==> flow/run.sh <==
#!/bin/bash
# the make line also repeats each setting of config.mk as NAME=value (left out here)
make -C /OpenROAD-flow-scripts/flow DESIGN_CONFIG=/design/flow/config.mk WORK_HOME=/design/flow/orfs CLKGATE_MAP_FILE= finish
==> flow/constraint.sdc <==
create_clock -name core_clock -period 4.56 [get_ports {clk_i}]
set_input_delay 0.9120 -clock core_clock [delete_from_list [all_inputs] [get_ports {clk_i}]]
set_output_delay 0.9120 -clock core_clock [all_outputs]
set_load 0.01 [all_outputs]
==> flow/config.mk <==
export PLATFORM = sky130hd
export DESIGN_NAME = dmc_top
export DESIGN_NICKNAME = dmc_top
export VERILOG_FILES = /design/flow/design.v
export SDC_FILE = /design/flow/constraint.sdc
export NUM_CORES = 4
export LEC_CHECK = 0
export CAP_MARGIN = 20
export CORE_MARGIN = 4
export CORE_UTILIZATION = 36
export GPL_ROUTABILITY_DRIVEN = 1
export PLACE_DENSITY_LB_ADDON = 0.16
export SETUP_SLACK_MARGIN = 0.28
export SLEW_MARGIN = 20
==> flow/design.v <==
module DirectMappedCache #( parameter       BLOCK_SIZE = 32,
                            parameter       NUM_OF_BLOCKS_PER_LINE = 4,
                            parameter       NUM_OF_CACHE_LINES = 4,
                            parameter       ADDRESS_SIZE = 32
                            )
(
input rst_n_i, clk_i, read_i, write_i, write_line_i, read_line_i,
input [ADDRESS_SIZE - 1: 0] address_i,
input [BLOCK_SIZE - 1: 0] data_i,
input [NUM_OF_BLOCKS_PER_LINE*BLOCK_SIZE - 1 : 0] line_i,  
output reg [BLOCK_SIZE - 1: 0] data_o,
output reg [NUM_OF_BLOCKS_PER_LINE*BLOCK_SIZE - 1 : 0] line_o,
output reg [ADDRESS_SIZE - 1: 0]                        address_o,
output reg hit_o, read_flush_o, read_fetch_o, write_flush_o, write_fetch_o
);
reg rst_n_reg, read_reg, write_reg, write_line_reg, read_line_reg;
reg [ADDRESS_SIZE - 1: 0] address_reg;
reg [BLOCK_SIZE - 1: 0] data_i_reg;
reg [NUM_OF_BLOCKS_PER_LINE*BLOCK_SIZE - 1 : 0] line_i_reg;
localparam BLOCK_OFFSET_LENGTH = $clog2(NUM_OF_BLOCKS_PER_LINE);
localparam INDEX_LENGTH = $clog2(NUM_OF_CACHE_LINES);
localparam TAG_LENGTH = ADDRESS_SIZE - BLOCK_OFFSET_LENGTH - INDEX_LENGTH;
localparam DIRTY_BIT = 1'b1;  
localparam VALID_BIT = 1'b1;  
localparam CACHE_LINE_LENGTH = DIRTY_BIT + VALID_BIT + TAG_LENGTH + NUM_OF_BLOCKS_PER_LINE * BLOCK_SIZE;
localparam DIRTY_BIT_INDEX = CACHE_LINE_LENGTH - 1;
localparam VALID_BIT_INDEX = CACHE_LINE_LENGTH - 1 - DIRTY_BIT;
localparam TAG_INDEX = CACHE_LINE_LENGTH -1 - DIRTY_BIT - VALID_BIT;
wire [BLOCK_OFFSET_LENGTH - 1: 0] block_offset;
wire [INDEX_LENGTH - 1: 0] index;
wire [TAG_LENGTH - 1: 0] tag;
reg  [CACHE_LINE_LENGTH - 1: 0] cache [NUM_OF_CACHE_LINES - 1: 0];  
integer i;
assign index = address_reg[INDEX_LENGTH + BLOCK_OFFSET_LENGTH - 1 -: INDEX_LENGTH];
assign block_offset = address_reg[BLOCK_OFFSET_LENGTH - 1 -: BLOCK_OFFSET_LENGTH];
assign tag = address_reg[ADDRESS_SIZE - 1 -: TAG_LENGTH];
always @(posedge clk_i) begin
     rst_n_reg <= rst_n_i;
     read_reg <= read_i;
     write_reg <= write_i;
     write_line_reg <= write_line_i;
     read_line_reg <= read_line_i;
     address_reg <= address_i;
     data_i_reg <= data_i;
     line_i_reg <= line_i;
end
always @(posedge clk_i ) begin  
    if(!rst_n_reg) begin
        hit_o <= 0;
        read_flush_o <= 0;
        read_fetch_o <= 0;
        write_flush_o <= 0;
        write_fetch_o <= 0;
        for(i = 0; i < NUM_OF_CACHE_LINES; i = i + 1) begin
            cache[i][VALID_BIT_INDEX] <= 0;
        end
    end
    hit_o <= 0;
    read_flush_o <= 0;
    read_fetch_o <= 0;
    write_flush_o <= 0;
    write_fetch_o <= 0;
    if(read_reg) begin 
        if(cache[index][VALID_BIT_INDEX] && cache[index][TAG_INDEX -: TAG_LENGTH] == tag) begin
            hit_o <= 1;
            data_o <= cache[index][block_offset*BLOCK_SIZE + BLOCK_SIZE - 1 -: BLOCK_SIZE];
        end
        else if(cache[index][VALID_BIT_INDEX] && cache[index][DIRTY_BIT_INDEX] && !(cache[index][TAG_INDEX -: TAG_LENGTH] == tag)) begin
            read_flush_o <= 1;
        end
        else if(cache[index][VALID_BIT_INDEX] && !cache[index][DIRTY_BIT_INDEX] && !(cache[index][TAG_INDEX -: TAG_LENGTH] == tag)) begin
            read_fetch_o <= 1;
        end
        else if(!cache[index][VALID_BIT_INDEX]) begin
            read_fetch_o <= 1;
        end
    end
    if(write_reg) begin
        if(cache[index][VALID_BIT_INDEX] && cache[index][TAG_INDEX -: TAG_LENGTH] == tag) begin
            hit_o <= 1;
            read_flush_o <= 0;
            read_fetch_o <= 0;
            write_flush_o <= 0;
            write_fetch_o <= 0;
            cache[index][ DIRTY_BIT_INDEX ] <= 1;
            cache[index][ block_offset*BLOCK_SIZE + BLOCK_SIZE - 1 -: BLOCK_SIZE] <= data_i_reg;
        end
        else if(cache[index][VALID_BIT_INDEX] && cache[index][DIRTY_BIT_INDEX] && !(cache[index][TAG_INDEX -: TAG_LENGTH] == tag)) begin
            hit_o <= 0;
            read_flush_o <= 0;
            read_fetch_o <= 0;
            write_flush_o <= 1;
            write_fetch_o <= 0;
        end
        else if(cache[index][VALID_BIT_INDEX] && !cache[index][DIRTY_BIT_INDEX] && !(cache[index][TAG_INDEX -: TAG_LENGTH] == tag)) begin
            hit_o <= 0;
            read_flush_o <= 0;
            read_fetch_o <= 0;
            write_flush_o <= 0;
            write_fetch_o <= 1;
        end
        else if(!cache[index][VALID_BIT_INDEX]) begin
            hit_o <= 0;
            read_flush_o <= 0;
            read_fetch_o <= 0;
            write_flush_o <= 0;
            write_fetch_o <= 1;
        end
        else begin
            hit_o <= 0;
            read_flush_o <= 0;
            read_fetch_o <= 0;
            write_flush_o <= 0;
            write_fetch_o <= 0;
        end
    end
    if(write_line_reg) begin
        cache[index] <= {1'b0, 1'b1, tag, line_i_reg};
    end
    if(read_line_reg) begin
        hit_o <= 1;
        read_flush_o <= 0;
        read_fetch_o <= 0;
        write_flush_o <= 0;
        write_fetch_o <= 0;
        line_o <= cache[index][(TAG_INDEX - TAG_LENGTH) -: NUM_OF_BLOCKS_PER_LINE*BLOCK_SIZE];
        address_o <= { cache[index][ TAG_INDEX -: TAG_LENGTH ], index, {BLOCK_OFFSET_LENGTH{1'b0}}};
    end
end
endmodule
module DMC_Controller #(
                            parameter       BLOCK_SIZE = 32,
                            parameter       NUM_OF_BLOCKS_PER_LINE = 4,
                            parameter       NUM_OF_CACHE_LINES = 4,
                            parameter       ADDRESS_SIZE = 32
)
(
input                                                   clk_i,
input                                                   rst_n_i,
input                                                   write_i,
input                                                   read_i,
input                                                   hit_i,
input                                                   start_from_CPU_i,
input                                                   read_flush_i,
input                                                   read_fetch_i,
input                                                   write_flush_i,
input                                                   write_fetch_i,
input       [ADDRESS_SIZE - 1: 0]                       address_from_CPU_i,
input       [ADDRESS_SIZE - 1: 0]                       address_from_cache_i,
input       [BLOCK_SIZE - 1: 0]                         data_from_CPU_i,
input       [BLOCK_SIZE - 1: 0]                         data_from_cache_i,
input       [BLOCK_SIZE - 1: 0]                         data_from_memory_i,
input       [NUM_OF_BLOCKS_PER_LINE*BLOCK_SIZE - 1: 0]  line_i,
output  reg [BLOCK_SIZE - 1: 0]                         data_to_CPU_o,
output  reg [BLOCK_SIZE - 1: 0]                         data_to_cache_o,
output  reg [BLOCK_SIZE - 1: 0]                         data_to_memory_o,
output  reg [NUM_OF_BLOCKS_PER_LINE*BLOCK_SIZE - 1: 0]  line_o,
output  reg [ADDRESS_SIZE - 1: 0]                       address_to_cache_o,
output  reg [ADDRESS_SIZE - 1: 0]                       address_to_memory_o,
output  reg                                             ready_to_CPU_o,
output  reg                                             mem_read_o,
output  reg                                             mem_write_o,
output  reg                                             read_o,
output  reg                                             read_line_o,
output  reg                                             write_o,
output  reg                                             write_line_o
        );
localparam HIT = 0;
localparam READ_FLUSH = 1;
localparam READ_FETCH = 2;
localparam WRITE_FLUSH = 3;
localparam WRITE_FETCH = 4;
localparam READY = 0;
localparam READ = 1;
localparam READ_RESPONSE = 2;
localparam WRITE = 3;
localparam WRITE_RESPONSE = 4;
localparam FLUSH_CACHE_LINE = 5;
localparam READ_LINE = 6;
localparam WRITE_TO_MEM = 7;
localparam READ_FROM_MEM = 8;
localparam WAIT_MEM_READ = 9;
localparam RECEIVE_FROM_MEM = 10;
localparam WRITE_LINE = 11;
reg [$clog2(NUM_OF_BLOCKS_PER_LINE): 0] block_count;
reg [NUM_OF_BLOCKS_PER_LINE*BLOCK_SIZE - 1: 0] local_line;
reg [ADDRESS_SIZE - 1: 0] address_reg, address_from_cache_reg;
reg [BLOCK_SIZE - 1: 0] data_from_CPU_reg, data_from_cache_reg;
reg read_reg, write_reg;
reg [5:0] state;
wire [4:0] response;  
wire [ADDRESS_SIZE - 1: 0] line_address = {address_reg[ADDRESS_SIZE - 1: $clog2(NUM_OF_BLOCKS_PER_LINE)], {$clog2(NUM_OF_BLOCKS_PER_LINE){1'b0}}};
integer i;
always@(posedge clk_i) begin
    if(!rst_n_i) begin
        state <= READY;
        ready_to_CPU_o <= 0;
        mem_read_o <= 0;
        mem_write_o <= 0;
        read_o <= 0;
        read_line_o <= 0;
        write_o <= 0;
        write_line_o <= 0;
    end
    else
    case(state)
        READY: begin
            data_to_CPU_o <= data_from_cache_reg;  
            ready_to_CPU_o <= 1;
            if(start_from_CPU_i) begin
                address_reg <= address_from_CPU_i;
                data_from_CPU_reg <= data_from_CPU_i;
                read_reg <= read_i;
                write_reg <= write_i;
                ready_to_CPU_o <= 0;
                block_count <= 0;
                if(read_i) begin
                    state <= READ;
                end
                else if(write_i) begin
                    state <= WRITE;
                end
                else begin  
                    state <= READY;
                    $display("START RECEIEVED FROM CPU WITH NO INSTRUCTION");
                end
            end
        end
        READ: begin
            read_o <= 1;
            address_to_cache_o <= address_reg;
            state <= READ_RESPONSE;
            write_line_o <= 0;
        end
        READ_RESPONSE: begin
            read_o <= 0;
            if(hit_i == 1) begin
                data_from_cache_reg <= data_from_cache_i;
                state <= READY;
            end
            else if(read_flush_i == 1) begin
                state <= FLUSH_CACHE_LINE;
            end
            else if(read_fetch_i == 1) begin
                state <= READ_FROM_MEM;
            end
            else begin
                state <= READ_RESPONSE;
            end
        end
        WRITE: begin
            data_to_cache_o <= data_from_CPU_reg;
            write_o <= 1;
            address_to_cache_o <= address_reg;
            write_line_o <= 0;
            state <= WRITE_RESPONSE;
        end
        WRITE_RESPONSE: begin
            write_o <= 0;
            if(hit_i == 1) begin
                state <= READY;
            end
            else if(write_flush_i == 1) begin
                state <= FLUSH_CACHE_LINE;
            end
            else if(write_fetch_i == 1) begin
                state <= READ_FROM_MEM;
            end
            else begin
                state <= WRITE_RESPONSE;
            end
        end
        FLUSH_CACHE_LINE: begin
            address_to_cache_o <= address_reg;
            read_line_o <= 1;
            state <= READ_LINE;
        end
        READ_LINE: begin
            read_line_o <= 0;
            if(hit_i == 1) begin
                local_line <= line_i;
                address_from_cache_reg <= address_from_cache_i;
                state <= WRITE_TO_MEM;
            end
        end
        WRITE_TO_MEM: begin
            block_count <= block_count + 1;
            if(block_count < NUM_OF_BLOCKS_PER_LINE) begin  
                mem_write_o <= 1;
                data_to_memory_o <= local_line[block_count*BLOCK_SIZE + BLOCK_SIZE  - 1 -: BLOCK_SIZE];   
                address_to_memory_o <= (address_from_cache_reg + block_count);
            end
            else begin
                block_count <= 0;
                mem_write_o <= 0;
                state <= READ_FROM_MEM;
            end
        end
        READ_FROM_MEM: begin
            mem_read_o <= 1;
            address_to_memory_o <= (line_address + block_count);
            state <= WAIT_MEM_READ;
        end
        WAIT_MEM_READ: begin
            mem_read_o <= 0;
            state <= RECEIVE_FROM_MEM;
        end
        RECEIVE_FROM_MEM: begin
            if(block_count < NUM_OF_BLOCKS_PER_LINE)
                local_line[(block_count * BLOCK_SIZE) + BLOCK_SIZE - 1 -: BLOCK_SIZE]  <= data_from_memory_i;
            block_count <= block_count + 1;
            if(block_count < NUM_OF_BLOCKS_PER_LINE) begin
                state <= READ_FROM_MEM;
            end
            else begin
                block_count <= 0;
                state <= WRITE_LINE;
            end
        end
        WRITE_LINE: begin
            line_o <= local_line;
            write_line_o <= 1;
            address_to_cache_o <= address_reg;
            if(read_reg) begin
                state <= READ;
            end
            else if(write_reg) begin
                state <= WRITE;
            end
            else begin
                $display("GOT TO WRITE_LINE WITH INVALID INSTRUCTION");
                state <= READY;
            end
        end
    endcase
end
endmodule
module dmc_top (
    input         clk_i,
    input         rst_n_i,
    input         start_i,
    input         read_i,
    input         write_i,
    input  [31:0] address_i,
    input  [31:0] data_i,
    output [31:0] data_o,
    output        ready_o,
    output        mem_read_o,
    output        mem_write_o,
    output [31:0] mem_address_o,
    output [31:0] mem_data_o,
    input  [31:0] mem_data_i
);
localparam BLOCK_SIZE = 32;
localparam NUM_OF_BLOCKS_PER_LINE = 4;
localparam NUM_OF_CACHE_LINES = 4;
localparam ADDRESS_SIZE = 32;
localparam LINE_SIZE = NUM_OF_BLOCKS_PER_LINE * BLOCK_SIZE;
wire hit, read_flush, read_fetch, write_flush, write_fetch;
wire cache_read, cache_write, cache_read_line, cache_write_line;
wire [BLOCK_SIZE - 1: 0]   data_from_cache, data_to_cache;
wire [ADDRESS_SIZE - 1: 0] address_from_cache, address_to_cache;
wire [LINE_SIZE - 1: 0]    line_from_cache, line_to_cache;
DMC_Controller #(.BLOCK_SIZE(BLOCK_SIZE), .NUM_OF_BLOCKS_PER_LINE(NUM_OF_BLOCKS_PER_LINE),
                 .NUM_OF_CACHE_LINES(NUM_OF_CACHE_LINES), .ADDRESS_SIZE(ADDRESS_SIZE)) controller (
    .clk_i(clk_i),
    .rst_n_i(rst_n_i),
    .write_i(write_i),
    .read_i(read_i),
    .hit_i(hit),
    .start_from_CPU_i(start_i),
    .read_flush_i(read_flush),
    .read_fetch_i(read_fetch),
    .write_flush_i(write_flush),
    .write_fetch_i(write_fetch),
    .address_from_CPU_i(address_i),
    .address_from_cache_i(address_from_cache),
    .data_from_CPU_i(data_i),
    .data_from_cache_i(data_from_cache),
    .data_from_memory_i(mem_data_i),
    .line_i(line_from_cache),
    .data_to_CPU_o(data_o),
    .data_to_cache_o(data_to_cache),
    .data_to_memory_o(mem_data_o),
    .line_o(line_to_cache),
    .address_to_cache_o(address_to_cache),
    .address_to_memory_o(mem_address_o),
    .ready_to_CPU_o(ready_o),
    .mem_read_o(mem_read_o),
    .mem_write_o(mem_write_o),
    .read_o(cache_read),
    .read_line_o(cache_read_line),
    .write_o(cache_write),
    .write_line_o(cache_write_line)
);
DirectMappedCache #(.BLOCK_SIZE(BLOCK_SIZE), .NUM_OF_BLOCKS_PER_LINE(NUM_OF_BLOCKS_PER_LINE),
                    .NUM_OF_CACHE_LINES(NUM_OF_CACHE_LINES), .ADDRESS_SIZE(ADDRESS_SIZE)) cache (
    .rst_n_i(rst_n_i),
    .clk_i(clk_i),
    .read_i(cache_read),
    .write_i(cache_write),
    .write_line_i(cache_write_line),
    .read_line_i(cache_read_line),
    .address_i(address_to_cache),
    .data_i(data_to_cache),
    .line_i(line_to_cache),
    .data_o(data_from_cache),
    .line_o(line_from_cache),
    .address_o(address_from_cache),
    .hit_o(hit),
    .read_flush_o(read_flush),
    .read_fetch_o(read_fetch),
    .write_flush_o(write_flush),
    .write_fetch_o(write_fetch)
);
endmodule
==> results of run 1 <==
area by class of cell:
type / instances / area, um^2 / area share, %
Clock inverter: 81 / 1030 / 1.509
Clock buffer: 237 / 4748 / 6.959
Inverter: 16 / 60.06 / 0.08802
Antenna cell: 4 / 10.01 / 0.01467
Multi-Input combinational cell: 1119 / 11340 / 16.62
Sequential cell: 1590 / 45520 / 66.71
Timing Repair Buffer: 283 / 2935 / 4.302
Tap cell: 2072 / 2592 / 3.799
routing by layer:
layer | global-route usage [%] | vias to the layer above | part of all wire, %
li1 | - | 12160 | -
met1 | 25.29 | 15270 | 43
met2 | 30.74 | 1001 | 49
met3 | 3.927 | 225 | 6.3
met4 | 5.010 | 4 | 2.2
met5 | 0 | - | 0.018
stage by stage:
step	cells	setup slack [ps]	power, mW	setup TNS, ps	util [%]
2_1_floorplan	2870	-512.3	16.30	-147570	-
3_3_place_gp	5080	631.7	16.64	0	39.47
3_5_place_dp	5080	625.0	16.65	0	39.47
4_1_cts	5398	595.0	30.84	0	43.13
5_1_grt	5398	396.4	31.51	0	43.13
6_report	5402	630.7	30.47	0	43.13
==> job_summary.md, run 1 <==
## PnR job results

| Metric | Value |
|---|---|
| Status | `timing/DRC/antenna clean` |
| Seq power | `15.7 mW` |
| Delay-heaviest family, CP | `buffers and inverters` |
| Pint | `24.40 mW` |
| Flop pwr share | `51.6%` |
| Reg2reg start | `controller.block_count[0]` |
| Worst Tran Pin Value | `1043 ps` |
| Most common reg cell | `edfxtp_1` |
| Design area | `68230 um^2` |
| Post-synth ARST share | `0%` |
| Slew Viols, Final | `0` |
| Antenna violations before repair | `6` |
| Number of OpenROAD warnings | `36` |
| Vias in the first global route | `29.87k` |
| Crit path to | `controller.local_line[62]` |
| Final WL | `154.3 mm` |
| Syn Inst Count | `2870` |
| CP Cell Sequence | `buf_4, buf_4, nand2b_1, nor2_1, ha_1, o211a_1, nand2_4, buf_4, mux2i_1, a21oi_1` |
| Comb power frac | `1.9%` |
| GP Congestion | `0.7807` |
| Top-count cell post-synth | `edfxtp_1` |
| Die height | `406.6 um` |
| Adders+Majority by Area | `0.1312%` |
| # clock sinks | `1590` |
| Setup violations, final | `0` |
| Vias/cell | `5.306` |
| Post-synth cell types | `59` |
| Die Size | `165300 um^2` |
| Tcrit/Tclk final | `86.17%` |
| Comb pwr | `594 uW` |
| WL/cell | `28.56 um` |
| Syn Area/Cell | `19.93 um^2` |
| Setup crit end kind | `register` |
| GRT Residual Overflow | `0` |
| Routed Antenna Nets | `0` |
| Slowest cell on crit path | `buf_4` |
| Mapped Area | `57200 um^2` |
| Clock transition at path regs | `60 ps` |
| Clk pwr share | `46.4%` |
| CP arrival | `4420 ps` |
| RSZ-0062 raised after global routing | `false` |
| Clk ins delay skew pair | `800 ps` |
| Top power group | `registers` |
| TritonCTS Buffers | `169` |
| Post-placement cell area | `62440 um^2` |
| Crit start category | `register` |
| AND-OR/OR-AND Cells, Area Fraction | `4.420%` |
| Rows | `146` |
| Routed vias | `28.66k` |
| Worst setup path start | `controller.block_count[0]` |
| Top non-seq family | `multiplexers` |
| Max Root-Sink Buffers | `3` |
| Flip-flops with a built-in enable | `1365` |
| H-tree levels | `4` |
| Hold slack | `304.4 ps` |
| Largest net degree at the start of global routing | `161` |
| YS chip area | `57200 um^2` |
| # fillers | `13.65k` |
| Hold endpoint | `cache.line_i_reg[19]` |
| CTS Hold Buffers Added | `0` |
| Synth cell count leaders | `edfxtp_1 (1365), dfxtp_1 (225), mux4_2 (218)` |
| Post-CTS Setup Inserts | `0` |
| Post-synth seq share | `79.53%` |
| GRT Total Usage | `18.67%` |
| FF-to-FF path depth | `10` |
| Yosys reg bits | `1590` |
| Mux cell area share after synthesis | `10.69%` |
| Top cells, area | `edfxtp_1 (72%), mux4_2 (8.6%), dfxtp_1 (7.9%), a22o_1 (2.0%), mux2i_1 (2.0%)` |
| Simple-Gate Area Share | `3.091%` |
| Ys Warns | `2` |
| Remaining DRCs | `0` |
| R2R setup slack | `630 ps` |
| Post-DP HPWL | `91.33 mm` |
| WP depth | `10` |
| IO Port Bufs | `199` |
| FF-to-FF End | `controller.local_line[62]` |
| Initial drt markers | `2579` |
| Power Density | `446.5 nW/um^2` |
| First-pass GRT wire length | `219.2 mm` |
| P&R area growth vs syn | `19.28%` |
| Most used cell, CP | `buf_4` |
| Worst Clk Skew | `58.24 ps` |
| Hold path startpoint | `controller.line_o[19]` |
| Root Buffer | `clkbuf_16` |
| Num ports | `200` |
| Synthesized Nets | `2977` |
| WHS Path Cells | `0` |
| Core Util at FP | `36.16%` |
| Final hold vios | `0` |
| Critical path fanouts, max | `24` |
| DRT Pass-1 Iters | `6` |
| # Cells Yosys | `2870` |
| Buf/Inv on CP | `3` |
| Post-synth top area cell | `edfxtp_1` |
| Die width | `406.6 um` |
| Post-cts resize count | `0` |
| Nets | `3286` |
| Hold Path Class | `reg2reg` |
| NetSw | `6.064 mW` |
| Clock Power | `14.1 mW` |
| Area leader share | `71.66%` |
| CORE AREA | `158200 um^2` |
| Leakage | `22.87 nW` |
| Sw Share | `19.90%` |
| CTS tree | `built` |
| XORs/XNORs by Area | `0.9908%` |
| Rel. slew slack | `30.49%` |
| VDD IR max | `352.7 uV` |
| Final min period | `3929 ps` |
| MaxCap Viol Count | `0` |
| CP required | `5050 ps` |
| Max incr delay on CP | `610 ps` |
| Max Clk Rate | `254.5 MHz` |
| Setup Crit Path Kind | `reg2reg` |
==> run 2: changes to the inputs <==
- ABC_AREA: not set -> 1
- CORE_MARGIN: 4 -> 2
- CORE_UTILIZATION: 36 -> 72
- CTS_CLUSTER_SIZE: not set -> 41
- GPL_ROUTABILITY_DRIVEN: 1 -> not set
- PLACE_DENSITY: not set -> 0.87
- PLACE_DENSITY_LB_ADDON: 0.16 -> not set
- SETUP_SLACK_MARGIN: 0.28 -> 0.33
- clock period: 4.56 -> 2.33 ns (I/O delays scaled with it)
==> run 2 against run 1 <==
  * The flow now stops in 5_1_grt
  * Die area decreased by 50%
  * Synthesized area up 1.6%
  * Synthesized cell count is 48% higher
==> job_summary.md, run 2 <==
## Implementation flow summary

| Metric | Value |
|---|---|
| Failed at | `5_1_grt` |
| Max Root-Sink Buffers | `3` |
| Synth cell count leaders | `edfxtp_1 (1365), nand2_1 (823), nand3_1 (425)` |
| Status | `aborted with a tool error` |
| Die Size | `82980 um^2` |
| # Cells Yosys | `4257` |
| Top-count cell post-synth | `edfxtp_1` |
| CTS Hold Buffers Added | `0` |
| Pre-CTS worst setup slack | `-604.9 ps` |
| Root Buffer | `clkbuf_16` |
| Syn Inst Count | `4257` |
| # clock sinks | `1590` |
| Syn Area/Cell | `13.65 um^2` |
| GP Congestion | `1.025` |
| Placed cells | `5687` |
| Post-synth seq share | `78.30%` |
| Flip-flops with a built-in enable | `1365` |
| Post-synth top area cell | `edfxtp_1` |
| Post-synth cell types | `48` |
| YS chip area | `58100 um^2` |
| Most common reg cell | `edfxtp_1` |
| GRT Total Usage | `73.05%` |
| Area leader share | `70.55%` |
| Mux cell area share after synthesis | `0.1206%` |
| Num ports | `200` |
| XORs/XNORs by Area | `0.4221%` |
| Post-synth ARST share | `0%` |
| Die height | `288.1 um` |
| CORE AREA | `80160 um^2` |
| Rows | `104` |
| Die width | `288.1 um` |
| First Err | `[ERROR GRT-0232] Routing congestion too high. Check the congestion heatmap in the GUI.` |
| Mapped Area | `58100 um^2` |
| Adders+Majority by Area | `0.1292%` |
| Post-DP HPWL | `112.5 mm` |
| GRT Residual Overflow | `12` |
| H-tree levels | `4` |
| Ys Warns | `2` |
| AND-OR/OR-AND Cells, Area Fraction | `7.036%` |
| Simple-Gate Area Share | `11.22%` |
| TritonCTS Buffers | `148` |
| Top cells, area | `edfxtp_1 (71%), dfxtp_1 (7.8%), nand2_1 (5.3%), nand3_1 (3.7%), o21ai_0 (2.5%)` |
| IO Port Bufs | `199` |
| Synthesized Nets | `4364` |
| Yosys reg bits | `1590` |
| Top non-seq family | `simple AND/OR/NAND/NOR gates` |
| Core Util at FP | `72.48%` |
[run 2: what timing repair did]
item	CTS
pin swaps	34
resized	155
hold endpoints to repair	0
buffers inserted	65
setup endpoints to repair	1032
gates cloned	20
[run 2: metrics by stage]
step,cell area [um^2],power [mW]
CTS,71280,55.84
detailed placement,64970,32.37
global placement,64970,32.33
floorplan,58830,31.66
[run 2: layer usage]
layer / global-route usage [%] / overflow
met1: 71.21 / 0
met2: 87.32 / 5
met3: 62.09 / 1
met5: 39.24 / 0
met4: 71.80 / 6
==> run 3: changes to the inputs <==
- ABC_AREA: 1 -> 0
- CAP_MARGIN: 20 -> 15
- CELL_PAD_IN_SITES_DETAIL_PLACEMENT: not set -> 1
- CELL_PAD_IN_SITES_GLOBAL_PLACEMENT: not set -> 0
- CORE_ASPECT_RATIO: not set -> 0.7
- CORE_UTILIZATION: 72 -> 57
- CTS_CLUSTER_DIAMETER: not set -> 325
- CTS_CLUSTER_SIZE: 41 -> 20
- GPL_ROUTABILITY_DRIVEN: not set -> 0
- HOLD_SLACK_MARGIN: not set -> 0.18
- MIN_ROUTING_LAYER: not set -> met2
- PLACE_DENSITY: 0.87 -> not set
- PLACE_DENSITY_LB_ADDON: not set -> 0.02
- SETUP_SLACK_MARGIN: 0.33 -> 1.46
- SLEW_MARGIN: 20 -> 10
- TNS_END_PERCENT: not set -> 40
- clock period: 2.33 -> 5.76 ns (I/O delays scaled with it)
==> run 3 against run 2 <==
  * The run now finishes clean
  * Synthesized area fell by 1.5%
  * Synthesized cell count decreased by 33%
  * Die area is 24% higher
==> job_summary.md, run 3 <==
## PnR job results

| Metric | Value |
|---|---|
| Comb power frac | `2.5%` |
| WHS Path Cells | `0` |
| Antenna violations before repair | `2` |
| Clock Power | `6.80 mW` |
| CP arrival | `4900 ps` |
| YS chip area | `57200 um^2` |
| Hold endpoint | `cache.line_i_reg[59]` |
| Mux cell area share after synthesis | `10.69%` |
| Slowest cell on crit path | `nand4b_1` |
| Slew Viols, Final | `0` |
| IO Port Bufs | `199` |
| Final hold vios | `0` |
| Hold Path Class | `reg2reg` |
| XORs/XNORs by Area | `0.9908%` |
| Comb pwr | `488 uW` |
| Clk pwr share | `34.5%` |
| Reg2reg start | `controller.block_count[0]` |
| Pre-CTS worst setup slack | `1301 ps` |
| Setup Crit Path Kind | `reg2reg` |
| Hold slack | `337.3 ps` |
| Vias/cell | `8.197` |
| Mapped Area | `57200 um^2` |
| R2R setup slack | `1280 ps` |
| Core Util at FP | `57.34%` |
| Worst Clk Skew | `34.06 ps` |
| Largest net degree at the start of global routing | `145` |
| Simple-Gate Area Share | `3.091%` |
| Clk ins delay skew pair | `740 ps` |
| Flop pwr share | `63.0%` |
| CTS tree | `built` |
| Worst setup path start | `controller.block_count[0]` |
| First-pass GRT wire length | `218.0 mm` |
| P&R area growth vs syn | `11.96%` |
| Post-DP HPWL | `95.43 mm` |
| Synthesized Nets | `2977` |
| Max Clk Rate | `223.3 MHz` |
| Most common reg cell | `edfxtp_1` |
| Setup crit end kind | `register` |
| Routed Antenna Nets | `0` |
| Top-count cell post-synth | `edfxtp_1` |
| Root Buffer | `clkbuf_16` |
| Number of OpenROAD warnings | `37` |
| Buf/Inv on CP | `2` |
| # Cells Yosys | `2870` |
| Pint | `15.65 mW` |
| Max incr delay on CP | `960 ps` |
| Setup violations, final | `0` |
| Area leader share | `71.66%` |
| FF-to-FF End | `controller.local_line[24]` |
| Initial drt markers | `6815` |
| CORE AREA | `99760 um^2` |
| Crit start category | `register` |
| Syn Inst Count | `2870` |
| Sw Share | `20.68%` |
| H-tree levels | `3` |
| MaxCap Viol Count | `0` |
| Die Size | `102900 um^2` |
| Clock transition at path regs | `90 ps` |
| Post-synth seq share | `79.53%` |
| Die width | `382.6 um` |
| Num ports | `200` |
| Ys Warns | `2` |
| Tcrit/Tclk final | `77.76%` |
| Flip-flops with a built-in enable | `1365` |
| Die height | `269.0 um` |
| DRT Pass-1 Iters | `10` |
| Power Density | `308.1 nW/um^2` |
| Max Root-Sink Buffers | `3` |
| Remaining DRCs | `0` |
| Leakage | `21.28 nW` |
| Final min period | `4479 ps` |
| Delay-heaviest family, CP | `buffers and inverters` |
| WP depth | `10` |
| Fin Setup TNS | `0 ps` |
| Critical path fanouts, max | `38` |
| Worst Tran Pin Value | `1285 ps` |
| Routed vias | `37.12k` |
| Nets | `3219` |
| Final WL | `152.9 mm` |
| Status | `timing/DRC/antenna clean` |
| Synth cell count leaders | `edfxtp_1 (1365), dfxtp_1 (225), mux4_2 (218)` |
| CP required | `6180 ps` |
| Rel. slew slack | `13.93%` |
| Vias in the first global route | `43.71k` |
| GRT Total Usage | `43.77%` |
| Post-synth cell types | `59` |
| Utilization after layout | `64.20%` |
| Top non-seq family | `multiplexers` |
| NetSw | `4.082 mW` |
| # clock sinks | `1590` |
| GRT Residual Overflow | `0` |
| Top cells, area | `edfxtp_1 (72%), mux4_2 (8.6%), dfxtp_1 (7.9%), a22o_1 (2.0%), mux2i_1 (2.0%)` |
| Seq power | `12.4 mW` |
| Most used cell, CP | `ha_1` |
| Yosys reg bits | `1590` |
| RSZ-0062 raised after global routing | `true` |
| Syn Area/Cell | `19.93 um^2` |
| TritonCTS Buffers | `89` |
| Final WS setup | `1281 ps` |
| WL/cell | `33.77 um` |
| AND-OR/OR-AND Cells, Area Fraction | `4.420%` |
| CP Cell Sequence | `buf_4, ha_1, xor2_1, nor2_1, ha_1, nand2b_2, nand4b_1, buf_12, mux2i_1, a21oi_1` |
| Rows | `97` |
| Post-synth ARST share | `0%` |
| Hold path startpoint | `controller.line_o[59]` |
| FF-to-FF path depth | `10` |
| Top power group | `registers` |
| Post-synth top area cell | `edfxtp_1` |
| VDD IR max | `298.4 uV` |
| Adders+Majority by Area | `0.1312%` |
| Crit path to | `controller.local_line[24]` |
[run 3: final cells by class]
| class | instances | area, um^2 |
|---|---|---|
| tap | 1336 | 1672 |
| clock inverter | 3 | 28.78 |
| fill | 8221 | 35720 |
| timing repair buffer | 296 | 2859 |
| clock buffer | 159 | 2575 |
| sequential | 1590 | 45520 |
| multi-input combinational | 1119 | 11310 |
| antenna | 9 | 22.52 |
| inverter | 16 | 60.06 |
[run 3: through the flow]
stage               area, um^2  cells  total power, mW
floorplan                57230   2870            12.91
global placement         61220   4339            13.15
detailed placement       61220   4339            13.16
CTS                      63880   4508            19.62
global route             64030   4520            20.12
finish                   64050   4528            19.73
[run 3: routing by layer]
layer	wire (um)	GRT usage, %	vias to the layer above
met3	67650	60.69	1085
met2	72610	49.15	11930
li1	-	-	11850
met4	10060	8.363	96
met5	2611	21.90	-
met1	0	-	12160
[run 3: what timing repair did]
action / in CTS / in global routing
hold buffers: 0 / 0
pin swaps: 3 / 2
setup endpoints to repair: 202 / 503
resized: 1 / 6
buffers inserted: 7 / 11
==> run 4: changes to the inputs <==
- ABC_AREA: 0 -> 1
- CELL_PAD_IN_SITES_DETAIL_PLACEMENT: 1 -> not set
- CELL_PAD_IN_SITES_GLOBAL_PLACEMENT: 0 -> not set
- CORE_ASPECT_RATIO: 0.7 -> not set
- CORE_UTILIZATION: 57 -> 29
- CTS_CLUSTER_DIAMETER: 325 -> 40
- CTS_CLUSTER_SIZE: 20 -> not set
- GPL_ROUTABILITY_DRIVEN: 0 -> not set
- HOLD_SLACK_MARGIN: 0.18 -> not set
- PLACE_DENSITY_LB_ADDON: 0.02 -> 0.05
- SETUP_SLACK_MARGIN: 1.46 -> 0.34
- SLEW_MARGIN: 10 -> 20
- TNS_END_PERCENT: 40 -> not set
- clock period: 5.76 -> 2.54 ns (I/O delays scaled with it)
==> run 4 against run 3 <==
  * The layout now fails its checks (negative setup slack)
  * Sequential power rose by 130%
  * Worst setup slack got worse by 1700 ps
  * Routed wire length rose by 51%
  * Global-route usage fell by 11 points
  * Sequential share of layout area fell by 14 points
  * Core utilization fell by 24 points
  * Fmax rose by 49%
  * Synthesized cell count rose by 48%
  * Clock-buffer cell count rose by 198
  * Cell count rose by 78%
  * First-iteration DRC count rose by 35%
  * Critical endpoint is now cache.cache[1][32]
  * Largest cell class unchanged
==> job_summary.md, run 4 <==
## PnR job results

| Metric | Value |
|---|---|
| Most common reg cell | `edfxtp_1` |
| Core Util at FP | `29.13%` |
| Worst setup path start | `cache.address_reg[2]` |
| Max Root-Sink Buffers | `4` |
| Slew Viols, Final | `0` |
| VDD IR max | `767.8 uV` |
| GP Congestion | `0.8954` |
| Critical path fanouts, max | `8` |
| Status | `failed layout checks` |
| Rows | `164` |
| Vias/cell | `6.416` |
| Reg2reg start | `cache.address_reg[2]` |
| Max Clk Rate | `333.6 MHz` |
| Adders+Majority by Area | `0.1292%` |
| P&R area growth vs syn | `37.94%` |
| Post-synth cell types | `48` |
| Number of OpenROAD warnings | `36` |
| Hold endpoint | `controller.data_from_CPU_reg[12]` |
| Setup crit end kind | `register` |
| Comb pwr | `1.22 mW` |
| Final min period | `2998 ps` |
| Syn Area/Cell | `13.65 um^2` |
| Post-synth ARST share | `0%` |
| Buf/Inv on CP | `7` |
| WL/cell | `28.63 um` |
| Vias in the first global route | `57.97k` |
| AND-OR/OR-AND Cells, Area Fraction | `7.036%` |
| Top non-seq family | `simple AND/OR/NAND/NOR gates` |
| Tcrit/Tclk final | `118.0%` |
| Antenna violations before repair | `0` |
| Top power group | `clock` |
| Ys Warns | `2` |
| # Cells Yosys | `4257` |
| Mux cell area share after synthesis | `0.1206%` |
| Clock Power | `40.7 mW` |
| Synthesized Nets | `4364` |
| Design area | `80140 um^2` |
| First-pass GRT wire length | `311.4 mm` |
| Root Buffer | `clkbuf_16` |
| Largest net degree at the start of global routing | `145` |
| R2R setup slack | `-460 ps` |
| IO Port Bufs | `199` |
| Fin Setup TNS | `-228860 ps` |
| Post-DP HPWL | `151.0 mm` |
| Worst Tran Pin Value | `983.0 ps` |
| Max incr delay on CP | `400 ps` |
| Num ports | `200` |
| Comb power frac | `1.7%` |
| CP required | `3120 ps` |
| Hold path startpoint | `data_i[12]` |
| Die height | `451.6 um` |
| MaxCap Viol Count | `0` |
| Pint | `55.01 mW` |
| # fillers | `18.71k` |
| WP depth | `20` |
| GRT Total Usage | `32.65%` |
| Yosys reg bits | `1590` |
| Final WS setup | `-457.8 ps` |
| TritonCTS Buffers | `304` |
| Rel. slew slack | `33.77%` |
| GRT Residual Overflow | `0` |
| WHS Path Cells | `1` |
| Syn Inst Count | `4257` |
| Slowest cell on crit path | `dfxtp_4` |
| CP Cell Sequence | `clkinv_8, buf_12, buf_8, nand2_2, nand2_1, nand2_2, nand2_2, nand2_1, nand2_1, nor2_1, nand2_2, nor2_2, nand2_2, nor2_4, buf_12, nand4_4, buf_6, a21oi_4, buf_12, buf_12` |
| Mapped Area | `58100 um^2` |
| Nets | `5244` |
| Crit start category | `register` |
| # clock sinks | `1590` |
| XORs/XNORs by Area | `0.4221%` |
| Area leader share | `70.55%` |
| NetSw | `15.13 mW` |
| Flop pwr share | `40.2%` |
| Clk pwr share | `58.1%` |
| Initial drt markers | `9218` |
| Delay-heaviest family, CP | `simple AND/OR/NAND/NOR gates` |
| Non-Filler Instances | `8053` |
| Logic area | `11670 um^2` |
| Post-placement cell area | `68430 um^2` |
| CP arrival | `3580 ps` |
| H-tree levels | `5` |
| YS chip area | `58100 um^2` |
| Die width | `451.6 um` |
| Post-synth top area cell | `edfxtp_1` |
| Worst Clk Skew | `73.70 ps` |
| Die Size | `203900 um^2` |
| Remaining DRCs | `0` |
| Routed Antenna Nets | `0` |
| Synth cell count leaders | `edfxtp_1 (1365), nand2_1 (823), nand3_1 (425)` |
| Flip-flops with a built-in enable | `1365` |
| FF-to-FF End | `cache.cache[1][32]` |
| Leakage | `29.29 nW` |
| Final hold vios | `0` |
| Power Density | `875.3 nW/um^2` |
| Crit path to | `cache.cache[1][32]` |
| RSZ-0062 raised after global routing | `true` |
| Post-synth seq share | `78.30%` |
| CTS tree | `built` |
| Sw Share | `21.58%` |
| Register area | `45510 um^2` |
| Top cells, area | `edfxtp_1 (71%), dfxtp_1 (7.8%), nand2_1 (5.3%), nand3_1 (3.7%), o21ai_0 (2.5%)` |
| Top-count cell post-synth | `edfxtp_1` |
| DRT Pass-1 Iters | `9` |
| Hold slack | `127.5 ps` |
| Final WL | `230.5 mm` |
| CORE AREA | `199500 um^2` |
| CTS Hold Buffers Added | `0` |
| FF-to-FF path depth | `20` |
| Setup Crit Path Kind | `reg2reg` |
| Seq power | `28.2 mW` |
| Routed vias | `51.67k` |
| Placed cells | `7423` |
| Most used cell, CP | `nand2_2` |
| Simple-Gate Area Share | `11.22%` |
| Hold Path Class | `in2reg` |
| Violated Checks | `negative setup slack` |
| Clock transition at path regs | `50 ps` |
| Setup violations, final | `718` |
| Clk ins delay skew pair | `950 ps` |
[run 4: layer usage]
layer	GRT usage (%)	wire, um
met1	-	0
met3	43.61	95720
met2	38.66	116000
met4	5.921	15640
met5	12.15	3148
[run 4: area by class of cell]
type / count / share of cell area (%)
diodes: 27 / 0.08431
inverters: 164 / 0.8478
multi-input cells: 2275 / 14.56
flip-flops and latches: 1590 / 56.79
repair buffers: 802 / 10.86
clock buffers: 357 / 10.15
clock inverters: 182 / 2.554
well taps: 2656 / 4.147
[run 4: per-stage QoR]
step | setup WS, ps | total power, mW | utilization, %
3_5_place_dp | -534.8 | 29.85 | 34.31
2_1_floorplan | -693.2 | 29.04 | -
6_report | -457.8 | 70.14 | 40.18
5_1_grt | -579.5 | 71.78 | 40.15
4_1_cts | -364.3 | 70.19 | 39.57
3_3_place_gp | -520.5 | 29.85 | 34.31
[run 4: what timing repair did]
| action | in CTS | in global routing |
|---|---|---|
| pin swaps | 8 | 29 |
| gates cloned | 3 | 20 |
| setup buffers | 11 | 30 |
| setup endpoints to repair | 1013 | 1015 |
| resized | 37 | 106 |
==> run 5: changes to the inputs <==
- CAP_MARGIN: 15 -> 20
- CORE_UTILIZATION: 29 -> 72
- CTS_CLUSTER_DIAMETER: 40 -> 213
- CTS_CLUSTER_SIZE: not set -> 10
- MIN_ROUTING_LAYER: met2 -> not set
- PLACE_DENSITY_LB_ADDON: 0.05 -> not set
- SETUP_SLACK_MARGIN: 0.34 -> 0.47
- clock period: 2.54 -> 2.33 ns (I/O delays scaled with it)
==> run 5 against run 4 <==
  * Still fails the layout checks on negative setup slack
  * Die area shrank 59%
  * Hold slack better by 88 ps
  * Fmax shrank 3.0%
  * Clock power decreased by 36%
  * Global-route usage increased by 14 points
  * Routed wire length down 15%
  * Clock-buffer cell count shrank 47
==> job_summary.md, run 5 <==
## PnR job results

| Metric | Value |
|---|---|
| Comb power frac | `2.1%` |
| Adders+Majority by Area | `0.1292%` |
| Slowest cell on crit path | `dfxtp_4` |
| CORE AREA | `80160 um^2` |
| Die height | `288.1 um` |
| Crit path to | `cache.cache[1][19]` |
| Core Util at FP | `72.48%` |
| Final WL | `195.6 mm` |
| Most common reg cell | `edfxtp_1` |
| Post-DP HPWL | `116.0 mm` |
| Worst setup path start | `cache.address_reg[2]` |
| Non-Filler Instances | `6169` |
| Setup crit end kind | `register` |
| Pint | `45.52 mW` |
| H-tree levels | `4` |
| TritonCTS Buffers | `176` |
| Buf/Inv on CP | `6` |
| FF-to-FF path depth | `17` |
| CP arrival | `3530 ps` |
| Critical path fanouts, max | `18` |
| Hold Path Class | `in2reg` |
| Ys Warns | `2` |
| Pre-CTS worst setup slack | `-461.6 ps` |
| Worst Clk Skew | `77.73 ps` |
| Antenna violations before repair | `11` |
| Delay-heaviest family, CP | `simple AND/OR/NAND/NOR gates` |
| Tcrit/Tclk final | `132.6%` |
| DRT Pass-1 Iters | `12` |
| # fillers | `3028` |
| Clk pwr share | `45.1%` |
| Utilization after layout | `90.11%` |
| Final min period | `3090 ps` |
| Syn Inst Count | `4257` |
| Vias in the first global route | `41.39k` |
| Die Size | `82980 um^2` |
| Routed Antenna Nets | `0` |
| Synth cell count leaders | `edfxtp_1 (1365), nand2_1 (823), nand3_1 (425)` |
| Rel. slew slack | `26.75%` |
| Leakage | `26.45 nW` |
| VDD IR max | `829.1 uV` |
| Synthesized Nets | `4364` |
| IO Port Bufs | `199` |
| Mapped Area | `58100 um^2` |
| Top cells, area | `edfxtp_1 (71%), dfxtp_1 (7.8%), nand2_1 (5.3%), nand3_1 (3.7%), o21ai_0 (2.5%)` |
| CTS tree | `built` |
| Placed cells | `5780` |
| CP required | `2770 ps` |
| Post-synth top area cell | `edfxtp_1` |
| GRT Residual Overflow | `0` |
| WL/cell | `31.70 um` |
| R2R setup slack | `-760 ps` |
| Largest net degree at the start of global routing | `123` |
| CP Cell Sequence | `inv_8, buf_6, buf_6, nand2_1, nand2_1, nand2_1, nand2_1, nand2_1, nand4_1, nor2_2, nand3_2, nor2_4, buf_12, nand4_4, buf_4, a21oi_4, buf_12` |
| Max Root-Sink Buffers | `3` |
| Clk ins delay skew pair | `810 ps` |
| Final hold vios | `0` |
| Vias/cell | `6.873` |
| First-pass GRT wire length | `273.6 mm` |
| GRT Total Usage | `46.73%` |
| FF-to-FF End | `cache.cache[1][19]` |
| Initial drt markers | `8618` |
| Yosys reg bits | `1590` |
| Power Density | `804.3 nW/um^2` |
| Clock transition at path regs | `60 ps` |
| Hold endpoint | `controller.data_from_CPU_reg[29]` |
| Fin Setup TNS | `-397980 ps` |
| Hold path startpoint | `data_i[29]` |
| Die width | `288.1 um` |
| Top-count cell post-synth | `edfxtp_1` |
| Violated Checks | `negative setup slack` |
| Post-synth cell types | `48` |
| RSZ-0062 raised after global routing | `true` |
| Syn Area/Cell | `13.65 um^2` |
| Flop pwr share | `52.8%` |
| Mux cell area share after synthesis | `0.1206%` |
| AND-OR/OR-AND Cells, Area Fraction | `7.036%` |
| Post-synth ARST share | `0%` |
| YS chip area | `58100 um^2` |
| WHS Path Cells | `1` |
| Most used cell, CP | `nand2_1` |
| Flip-flops with a built-in enable | `1365` |
| Top non-seq family | `simple AND/OR/NAND/NOR gates` |
| Tot Pwr | `58.10 mW` |
| Remaining DRCs | `0` |
| Max Clk Rate | `323.7 MHz` |
| Nets | `5061` |
| Final WS setup | `-759.7 ps` |
| Sw Share | `21.65%` |
| Max incr delay on CP | `460 ps` |
| Setup violations, final | `778` |
| XORs/XNORs by Area | `0.4221%` |
| GP Congestion | `0.9283` |
| NetSw | `12.58 mW` |
| Comb pwr | `1.23 mW` |
| P&R area growth vs syn | `24.32%` |
| Area leader share | `70.55%` |
| Slew Viols, Final | `0` |
| Setup Crit Path Kind | `reg2reg` |
| Root Buffer | `clkbuf_16` |
| Rows | `104` |
| # Cells Yosys | `4257` |
| WP depth | `17` |
| Crit start category | `register` |
| Clock Power | `26.2 mW` |
| Num ports | `200` |
| Reg2reg start | `cache.address_reg[2]` |
| CTS Hold Buffers Added | `0` |
| Top power group | `registers` |
| MaxCap Viol Count | `0` |
| Seq power | `30.7 mW` |
| # clock sinks | `1590` |
| Routed vias | `42.40k` |
| Number of OpenROAD warnings | `38` |
| Status | `failed layout checks` |
| Worst Tran Pin Value | `1099 ps` |
| Post-synth seq share | `78.30%` |
| Simple-Gate Area Share | `11.22%` |
## run 5: area by class of cell
type | instances | area (um^2) | share of cell area [%]
multi-input cells | 2275 | 11670 | 16.16
repair buffers | 746 | 7724 | 10.69
flip-flops and latches | 1590 | 45510 | 63.01
repair inverters | 1 | 8.758 | 0.01213
diodes | 8 | 20.02 | 0.02772
clock inverters | 15 | 406.6 | 0.5630
clock buffers | 310 | 4907 | 6.794
inverters | 164 | 653.1 | 0.9043
well taps | 1060 | 1326 | 1.836
## run 5: layer usage
metal  vias to the layer above  track usage [%]  part of all wire [%]
li1                      16890                -                     -
met1                     19990            59.28                    31
met2                      4500            68.40                    44
met3                      1008            18.95                    18
met4                        14            27.98                   7.7
met5                         -                0                 0.049
## run 5: through the flow
| step | hold slack (ps) | cell area, um^2 |
|---|---|---|
| floorplan | 323.2 | 58940 |
| global placement | 323.6 | 65820 |
| detailed placement | 326.9 | 65820 |
| CTS | 191.2 | 72050 |
| global route | 203.8 | 72210 |
| finish | 215.0 | 72230 |
## run 5: what timing repair did
action                     in CTS  in global routing
setup endpoints to repair    1251               1581
resized                        85                 14
buffers inserted               38                  1
pin swaps                      21                  5
cloned                         13                  4
==> run 6: changes to the inputs <==
- CELL_PAD_IN_SITES_DETAIL_PLACEMENT: not set -> 2
- CORE_ASPECT_RATIO: not set -> 0.56
- CORE_MARGIN: 2 -> 4
- CORE_UTILIZATION: 72 -> 40
- CTS_CLUSTER_DIAMETER: 213 -> 140
- CTS_CLUSTER_SIZE: 10 -> not set
- GPL_TIMING_DRIVEN: not set -> 0
- MAX_ROUTING_LAYER: not set -> met5
- MIN_ROUTING_LAYER: not set -> met2
- SETUP_SLACK_MARGIN: 0.47 -> 1.54
- SLEW_MARGIN: 20 -> 25
- TNS_END_PERCENT: not set -> 90
- clock period: 2.33 -> 5.3 ns (I/O delays scaled with it)
==> run 6 against run 5 <==
  * The flow now stops in 5_1_grt
  * Die area up 83%
  * Synthesized area unchanged
  * Synthesized cell count unchanged
==> job_summary.md, run 6 <==
## Implementation flow summary

| Metric | Value |
|---|---|
| Post-synth ARST share | `0%` |
| Post-synth cell types | `48` |
| Post-synth seq share | `78.30%` |
| Core Util at FP | `40.37%` |
| GRT Residual Overflow | `1318` |
| Rows | `104` |
| Top non-seq family | `simple AND/OR/NAND/NOR gates` |
| Pre-CTS worst setup slack | `233.9 ps` |
| Synth cell count leaders | `edfxtp_1 (1365), nand2_1 (823), nand3_1 (425)` |
| H-tree levels | `4` |
| Mux cell area share after synthesis | `0.1206%` |
| Top cells, area | `edfxtp_1 (71%), dfxtp_1 (7.8%), nand2_1 (5.3%), nand3_1 (3.7%), o21ai_0 (2.5%)` |
| Max Root-Sink Buffers | `3` |
| First Err | `[ERROR GRT-0116] Global routing finished with congestion. Check the congestion regions in the DRC Viewer.` |
| IO Port Bufs | `199` |
| CTS Hold Buffers Added | `0` |
| # clock sinks | `1590` |
| CORE AREA | `143900 um^2` |
| Simple-Gate Area Share | `11.22%` |
| Syn Area/Cell | `13.65 um^2` |
| Post-synth top area cell | `edfxtp_1` |
| # Cells Yosys | `4257` |
| GP Congestion | `1.126` |
| XORs/XNORs by Area | `0.4221%` |
| AND-OR/OR-AND Cells, Area Fraction | `7.036%` |
| Yosys reg bits | `1590` |
| Num ports | `200` |
| Syn Inst Count | `4257` |
| YS chip area | `58100 um^2` |
| Ys Warns | `2` |
| Root Buffer | `clkbuf_16` |
| GRT Total Usage | `67.75%` |
| Status | `aborted with a tool error` |
| Most common reg cell | `edfxtp_1` |
| Die height | `293.2 um` |
| Failed at | `5_1_grt` |
| Adders+Majority by Area | `0.1292%` |
| Synthesized Nets | `4364` |
| Flip-flops with a built-in enable | `1365` |
| TritonCTS Buffers | `147` |
| Post-DP HPWL | `208.2 mm` |
| Mapped Area | `58100 um^2` |
| Area leader share | `70.55%` |
| Die width | `517.3 um` |
| Die Size | `151700 um^2` |
| Top-count cell post-synth | `edfxtp_1` |
==> run 6: stage by stage <==
step                TNS, ps  hold slack [ps]  util (%)  cell area [um^2]  instances
floorplan                 0            323.3         -             58140       4257
global placement    -878900            323.7     43.44             62520       6364
detailed placement        0            328.3     44.69             64320       6428
CTS                       0            311.5     48.27             69460       6722
==> run 6: layer usage <==
metal	global-route usage, %	overflow
met1	-	-
met2	70.37	22
met3	82.09	1132
met4	40.05	15
met5	61.49	149
==> run 6: repair_timing <==
| item | CTS |
|---|---|
| pin swaps | 13 |
| endpoints found under the setup margin | 552 |
| buffers inserted | 20 |
| gates resized | 34 |
==> run 7: changes to the inputs <==
- CORE_ASPECT_RATIO: 0.56 -> 0.85
- MAX_ROUTING_LAYER: met5 -> met4
==> run 7 against run 6 <==
  * Synthesized area unchanged
  * Synthesized cell count unchanged
  * Die area decreased by 0.16%
  * The flow again stops in 5_1_grt
==> job_summary.md, run 7 <==
## Implementation flow summary

| Metric | Value |
|---|---|
| Status | `aborted with a tool error` |
| Failed at | `5_1_grt` |
| First Err | `[ERROR GRT-0116] Global routing finished with congestion. Check the congestion regions in the DRC Viewer.` |
| CORE AREA | `143800 um^2` |
| Num ports | `200` |
| Syn Area/Cell | `13.65 um^2` |
| Post-DP HPWL | `205.2 mm` |
| Syn Inst Count | `4257` |
| CTS Hold Buffers Added | `0` |
| Post-synth cell types | `48` |
| Top cells, area | `edfxtp_1 (71%), dfxtp_1 (7.8%), nand2_1 (5.3%), nand3_1 (3.7%), o21ai_0 (2.5%)` |
| Synth cell count leaders | `edfxtp_1 (1365), nand2_1 (823), nand3_1 (425)` |
| Post-synth top area cell | `edfxtp_1` |
| Post-synth ARST share | `0%` |
| Post-synth seq share | `78.30%` |
| GRT Total Usage | `63.04%` |
| Die width | `421.4 um` |
| # clock sinks | `1590` |
| Adders+Majority by Area | `0.1292%` |
| YS chip area | `58100 um^2` |
| Yosys reg bits | `1590` |
| TritonCTS Buffers | `165` |
| Rows | `128` |
| Most common reg cell | `edfxtp_1` |
| GRT Residual Overflow | `29` |
| Core Util at FP | `40.40%` |
| Root Buffer | `clkbuf_16` |
| Area leader share | `70.55%` |
| GP Congestion | `1.136` |
| Die Size | `151400 um^2` |
| XORs/XNORs by Area | `0.4221%` |
| Die height | `359.4 um` |
| Mux cell area share after synthesis | `0.1206%` |
| Flip-flops with a built-in enable | `1365` |
| Simple-Gate Area Share | `11.22%` |
| # Cells Yosys | `4257` |
| Ys Warns | `2` |
| H-tree levels | `4` |
| IO Port Bufs | `199` |
| Mapped Area | `58100 um^2` |
| Max Root-Sink Buffers | `3` |
| Post-placement cell area | `64260 um^2` |
| Top non-seq family | `simple AND/OR/NAND/NOR gates` |
| AND-OR/OR-AND Cells, Area Fraction | `7.036%` |
| Synthesized Nets | `4364` |
| Top-count cell post-synth | `edfxtp_1` |
[run 7: routing by layer]
metal | GRT overflow | global-route usage, %
met1 | - | -
met2 | 1 | 67.66
met3 | 28 | 76.25
met4 | 0 | 31.91
met5 | - | -
[run 7: per-stage QoR]
stage	setup WS [ps]	instances
CTS	1531	6734
detailed placement	308.3	6403
global placement	-1789	6341
floorplan	1545	4257
[run 7: timing repair]
| item | CTS |
|---|---|
| setup buffers | 25 |
| gates resized | 55 |
| hold endpoints to repair | 0 |
| endpoints found under the setup margin | 513 |
| pin swaps | 13 |
==> run 8: changes to the inputs <==
- ABC_AREA: 1 -> not set
- CELL_PAD_IN_SITES_DETAIL_PLACEMENT: 2 -> not set
- CORE_ASPECT_RATIO: 0.85 -> not set
- CORE_MARGIN: 4 -> 2
- CORE_UTILIZATION: 40 -> 72
- CTS_CLUSTER_DIAMETER: 140 -> not set
- CTS_CLUSTER_SIZE: not set -> 41
- GPL_TIMING_DRIVEN: 0 -> not set
- HOLD_SLACK_MARGIN: not set -> 0.29
- MAX_ROUTING_LAYER: met4 -> not set
- MIN_ROUTING_LAYER: met2 -> not set
- PLACE_DENSITY: not set -> 0.41
- SETUP_SLACK_MARGIN: 1.54 -> -0.16
- SLEW_MARGIN: 25 -> 20
- TNS_END_PERCENT: 90 -> not set
- clock period: 5.3 -> 2.33 ns (I/O delays scaled with it)
==> run 8 against run 7 <==
  * The layout now fails its checks (negative setup slack)
  * Synthesized cell count fell by 33%
  * Synthesized area fell by 1.5%
  * Die area fell by 46%
==> job_summary.md, run 8 <==
## PnR job results

| Metric | Value |
|---|---|
| Delay-heaviest family, CP | `buffers and inverters` |
| WP depth | `11` |
| YS chip area | `57200 um^2` |
| GRT Residual Overflow | `0` |
| Synth cell count leaders | `edfxtp_1 (1365), dfxtp_1 (225), mux4_2 (218)` |
| Worst Clk Skew | `42.07 ps` |
| CP Cell Sequence | `buf_12, buf_12, mux4_2, xnor2_2, nand4_1, nor3_4, nand4_4, buf_12, a211oi_4, buf_12, clkbuf_16` |
| Post-synth seq share | `79.53%` |
| Tot Pwr | `56.82 mW` |
| Vias in the first global route | `33.12k` |
| Clk pwr share | `43.4%` |
| Most common reg cell | `edfxtp_1` |
| TritonCTS Buffers | `149` |
| FF-to-FF End | `cache.cache[3][60]` |
| Mapped Area | `57200 um^2` |
| Top routing layer used | `met5` |
| Worst setup path start | `cache.address_reg[2]` |
| Pint | `44.78 mW` |
| R2R setup slack | `-1040 ps` |
| Top power group | `registers` |
| Antenna violations before repair | `4` |
| WHS Path Cells | `1` |
| Crit start category | `register` |
| Comb pwr | `1.41 mW` |
| Crit path to | `cache.cache[3][60]` |
| Wire length on met2 | `85.70 mm` |
| Final min period | `3367 ps` |
| Clk ins delay skew pair | `780 ps` |
| Number of OpenROAD warnings | `36` |
| Mux cell area share after synthesis | `10.69%` |
| Flop pwr share | `54.2%` |
| Hold endpoint | `controller.data_from_CPU_reg[24]` |
| Fin Setup TNS | `-599980 ps` |
| NetSw | `12.03 mW` |
| Initial drt markers | `5174` |
| P&R area growth vs syn | `21.53%` |
| CORE AREA | `78870 um^2` |
| First-pass GRT wire length | `226.8 mm` |
| Nets | `3514` |
| AND-OR/OR-AND Cells, Area Fraction | `4.420%` |
| Largest net degree at the start of global routing | `106` |
| Placed cells | `4197` |
| IO Port Bufs | `199` |
| Worst Tran Pin Value | `1027 ps` |
| Post-synth ARST share | `0%` |
| Final hold vios | `0` |
| Critical path fanouts, max | `16` |
| Rows | `103` |
| Non-Filler Instances | `4587` |
| Ys Warns | `2` |
| Setup crit end kind | `register` |
| Top cells, area | `edfxtp_1 (72%), mux4_2 (8.6%), dfxtp_1 (7.9%), a22o_1 (2.0%), mux2i_1 (2.0%)` |
| Routed Antenna Nets | `0` |
| MaxCap Viol Count | `0` |
| XORs/XNORs by Area | `0.9908%` |
| Max Root-Sink Buffers | `3` |
| Leakage | `23.97 nW` |
| Hold path startpoint | `data_i[24]` |
| CP arrival | `3820 ps` |
| Remaining DRCs | `0` |
| VDD IR max | `696.9 uV` |
| RSZ-0062 raised after global routing | `true` |
| Adders+Majority by Area | `0.1312%` |
| WL/cell | `37.33 um` |
| # Cells Yosys | `2870` |
| CTS tree | `built` |
| Max Clk Rate | `297.0 MHz` |
| Slowest cell on crit path | `mux4_2` |
| Sw Share | `21.18%` |
| DRT Pass-1 Iters | `8` |
| Most used cell, CP | `buf_12` |
| Clock Power | `24.6 mW` |
| Rel. slew slack | `31.53%` |
| Final WS setup | `-1037 ps` |
| Pre-CTS worst setup slack | `-1009 ps` |
| Setup violations, final | `874` |
| Final WL | `171.2 mm` |
| Top-count cell post-synth | `edfxtp_1` |
| Syn Inst Count | `2870` |
| GP Congestion | `0.8601` |
| Die Size | `81720 um^2` |
| Seq power | `30.8 mW` |
| H-tree levels | `4` |
| Post-synth top area cell | `edfxtp_1` |
| Post-DP HPWL | `90.96 mm` |
| Area leader share | `71.66%` |
| Comb power frac | `2.5%` |
| Num ports | `200` |
| Tcrit/Tclk final | `144.5%` |
| Core Util at FP | `72.53%` |
| # clock sinks | `1590` |
| CP required | `2790 ps` |
| Die height | `285.9 um` |
| Met1 WL | `52.21 mm` |
| Slew Viols, Final | `0` |
| FF-to-FF path depth | `11` |
| Clock transition at path regs | `60 ps` |
| Violated Checks | `negative setup slack` |
| Status | `failed layout checks` |
| Syn Area/Cell | `19.93 um^2` |
| Root Buffer | `clkbuf_16` |
| Hold Path Class | `in2reg` |
| Post-synth cell types | `59` |
| Top non-seq family | `multiplexers` |
| Setup Crit Path Kind | `reg2reg` |
| Flip-flops with a built-in enable | `1365` |
| Reg2reg start | `cache.address_reg[2]` |
| Power Density | `817.2 nW/um^2` |
| GRT Total Usage | `39.64%` |
| Die width | `285.9 um` |
| Metal3 WL | `21.47 mm` |
| Routed vias | `32.72k` |
| Synthesized Nets | `2977` |
| Buf/Inv on CP | `5` |
| Yosys reg bits | `1590` |
| Vias/cell | `7.133` |
| Simple-Gate Area Share | `3.091%` |
| Max incr delay on CP | `560 ps` |
==> run 8: what timing repair did <==
action	CTS	global route
endpoints found under the setup margin	778	800
pin swaps	2	5
hold endpoints to repair	63	0
hold buffers	63	0
setup buffers	9	17
resized	25	28
gates cloned	2	19
==> run 8: final cells by class <==
class	instances	area (um^2)
flip-flops and latches	1590	45520
multi-input cells	1119	11700
fillers	2846	9350
repair buffers	531	6065
clock buffers	199	4060
well taps	1050	1314
clock inverters	81	792.0
inverters	16	73.82
diodes	1	2.502
==> run 8: metrics by stage <==
stage / hold slack, ps / instance area [um^2] / util, %
after floorplan: 323.2 / 57980 / -
after global placement: 324.3 / 63040 / 79.93
after detailed placement: 326.9 / 63040 / 79.93
after CTS: 309.4 / 68790 / 87.21
after global routing: 324.6 / 69520 / 88.14
final: 330.5 / 69520 / 88.14
==> run 8: metal layers <==
metal,up-vias,track usage (%)
met3,702,8.565
li1,12550,-
met2,3129,67.11
met5,-,0
met1,16330,49.06
met4,6,20.01
==> run 9: changes to the inputs <==
- ABC_AREA: not set -> 1
- CAP_MARGIN: 20 -> 0
- CELL_PAD_IN_SITES_DETAIL_PLACEMENT: not set -> 2
- CELL_PAD_IN_SITES_GLOBAL_PLACEMENT: not set -> 2
- CORE_ASPECT_RATIO: not set -> 0.73
- CORE_UTILIZATION: 72 -> 69
- CTS_CLUSTER_SIZE: 41 -> 77
- GPL_TIMING_DRIVEN: not set -> 0
- HOLD_SLACK_MARGIN: 0.29 -> 0.09
- MAX_ROUTING_LAYER: not set -> met5
- PLACE_DENSITY: 0.41 -> not set
- SETUP_SLACK_MARGIN: -0.16 -> 1.37
- clock period: 2.33 -> 5.0 ns (I/O delays scaled with it)
==> run 9 against run 8 <==
  * The run now fails in 3_1_place_gp_skip_io
  * Die area grew 5.9%
  * Synthesized cell count rose by 48%
  * Synthesized area grew 1.6%
==> job_summary.md, run 9 <==
## Implementation flow summary

| Metric | Value |
|---|---|
| Most common reg cell | `edfxtp_1` |
| Status | `aborted with a tool error` |
| Simple-Gate Area Share | `11.22%` |
| Die height | `251.9 um` |
| XORs/XNORs by Area | `0.4221%` |
| Post-synth top area cell | `edfxtp_1` |
| First Err | `[ERROR GPL-0301] Utilization 102.796 % exceeds 100%.` |
| Adders+Majority by Area | `0.1292%` |
| Rows | `90` |
| Die width | `343.6 um` |
| YS chip area | `58100 um^2` |
| Syn Area/Cell | `13.65 um^2` |
| Mux cell area share after synthesis | `0.1206%` |
| AND-OR/OR-AND Cells, Area Fraction | `7.036%` |
| Ys Warns | `2` |
| Synth cell count leaders | `edfxtp_1 (1365), nand2_1 (823), nand3_1 (425)` |
| Core Util at FP | `70.00%` |
| Post-synth cell types | `48` |
| Top-count cell post-synth | `edfxtp_1` |
| Top non-seq family | `simple AND/OR/NAND/NOR gates` |
| Mapped Area | `58100 um^2` |
| Area leader share | `70.55%` |
| Post-synth ARST share | `0%` |
| Post-synth seq share | `78.30%` |
| Yosys reg bits | `1590` |
| Synthesized Nets | `4364` |
| Flip-flops with a built-in enable | `1365` |
| Failed at | `3_1_place_gp_skip_io` |
| Die Size | `86570 um^2` |
| Top cells, area | `edfxtp_1 (71%), dfxtp_1 (7.8%), nand2_1 (5.3%), nand3_1 (3.7%), o21ai_0 (2.5%)` |
| # Cells Yosys | `4257` |
| CORE AREA | `82990 um^2` |
| Syn Inst Count | `4257` |
No activity file was given, so power comes from the tool's default toggle rates.
